==> inputs of 09-06 <==
==> flow/design.v (excerpt) <==
module MODULE_STATIC_PROCESS (
    input clk,
    input rst,
    input [3:0] state_info,
    input [11:0] read_from_aux,
    input [11:0] read_from_ram,
    output reg [11:0] write2aux,
    output reg [11:0] write2ram,
    output reg [9:0] write2aux_addr,
    output reg [9:0] read_from_aux_addr,
    output reg [18:0] write2ram_addr,
    output reg[18:0] read_from_ram_addr,
    output reg ena_write_ram,
    output done
);
make LEC_CHECK=0 CAP_MARGIN=20 CORE_MARGIN=2 CORE_UTILIZATION=66 PLACE_DENSITY=0.6 SLEW_MARGIN=20 finish   # period 23.5 ns
run.sh (not shown) runs the stock make flow with config.mk's settings and CLKGATE_MAP_FILE=.
==> 10-23: changes against 09-06 <==
--- a/flow/config.mk
+++ b/flow/config.mk
@@ -6,7 +6,11 @@
 export NUM_CORES = 4
 export LEC_CHECK = 0
-export CAP_MARGIN = 20
+export ABC_AREA = 1
+export CAP_MARGIN = 0
 export CORE_MARGIN = 2
-export CORE_UTILIZATION = 66
+export CORE_UTILIZATION = 72
+export CTS_CLUSTER_DIAMETER = 157
+export CTS_CLUSTER_SIZE = 98
 export PLACE_DENSITY = 0.6
 export SLEW_MARGIN = 20
+export TNS_END_PERCENT = 5
==> flow/constraint.sdc (replaced) <==
create_clock -name core_clock -period 15.8 [get_ports {clk}]
set_input_delay 3.1600 -clock core_clock [delete_from_list [all_inputs] [get_ports {clk}]]
set_output_delay 3.1600 -clock core_clock [all_outputs]
set_load 0.01 [all_outputs]
==> 03-22: changes against 09-06 <==
--- a/flow/config.mk
+++ b/flow/config.mk
@@ -8,5 +8,5 @@
 export CAP_MARGIN = 20
 export CORE_MARGIN = 2
-export CORE_UTILIZATION = 66
+export CORE_UTILIZATION = 8
 export PLACE_DENSITY = 0.6
 export SLEW_MARGIN = 20
==> flow/constraint.sdc (replaced) <==
create_clock -name core_clock -period 45.6 [get_ports {clk}]
set_input_delay 9.1200 -clock core_clock [delete_from_list [all_inputs] [get_ports {clk}]]
set_output_delay 9.1200 -clock core_clock [all_outputs]
set_load 0.01 [all_outputs]
==> results <==
metric                                                          10-23                    03-22                       09-06
Total wire length                                                   -               168,300 um                  162,300 um
Highest-delay cell along the critical path                          -          clkdlybuf4s50_1                        fa_1
Drt initial violations                                              -                    4,151                       8,124
H-tree depth reported by CTS                                        1                        2                           2
Critical path startpoint category                                   -               input port                  input port
Capture point of the worst path                                     -         color_buffer[11]            color_buffer[10]
CP endpoint kind                                                    -                     flop                        flop
Max-Slew Margin vs Limit                                            -                   21.61%                      18.25%
Wire length on met3                                                 -                13,070 um                   24,600 um
Post-place instance area                                 0.04119 mm^2             0.04474 mm^2                0.04113 mm^2
Highest metal used                                                  -                     met5                        met5
WP buf/inv                                                          -                       10                          11
Tapcells                                                            -                    6,000                         748
Worst hold slack across all endpoints                               -                0.4532 ns                   0.4588 ns
Diodes inserted                                                     -                        2                           6
Area taken by multi-input logic gates                               -             0.02722 mm^2                0.02817 mm^2
Instance tally after logic synthesis                            5,792                    5,159                       5,159
Std cell rows                                                      81                      248                          86
Run status                                  aborted with a tool error  complete, no violations  complete, but fails checks
Last stage reached                                     global routing                        -                           -
Layout check failures                                               -                        -        negative setup slack
Chip area                                                0.05143 mm^2              0.4627 mm^2                0.05732 mm^2

==> inputs of maple <==
Starting RTL as in the previous note.
clock: 23.9 ns
lec_check: 0
cap_margin: 20
cell_pad_in_sites_global_placement: 3
core_aspect_ratio: 1.09
core_margin: 2
core_utilization: 40
slew_margin: 20
==> raven (differences from maple) <==
--- a/flow/config.mk
+++ b/flow/config.mk
@@ -8,6 +8,6 @@
 export CAP_MARGIN = 20
-export CELL_PAD_IN_SITES_GLOBAL_PLACEMENT = 3
-export CORE_ASPECT_RATIO = 1.09
 export CORE_MARGIN = 2
-export CORE_UTILIZATION = 40
+export CORE_UTILIZATION = 71
+export MAX_ROUTING_LAYER = met4
+export SETUP_SLACK_MARGIN = 5.0
 export SLEW_MARGIN = 20
==> flow/constraint.sdc (replaced) <==
create_clock -name core_clock -period 27.9 [get_ports {clk}]
set_input_delay 5.5800 -clock core_clock [delete_from_list [all_inputs] [get_ports {clk}]]
set_output_delay 5.5800 -clock core_clock [all_outputs]
set_load 0.01 [all_outputs]
==> notes <==
- maple finished but failed the layout checks on setup timing. raven completed, yet does not pass: setup timing.
- Between raven and maple, the lower via count is in maple (gap 11%, measured against maple).
- Of maple and raven, maple has the higher cell count (gap 13%, measured against raven).
- In synthesized area, raven and maple do not differ.
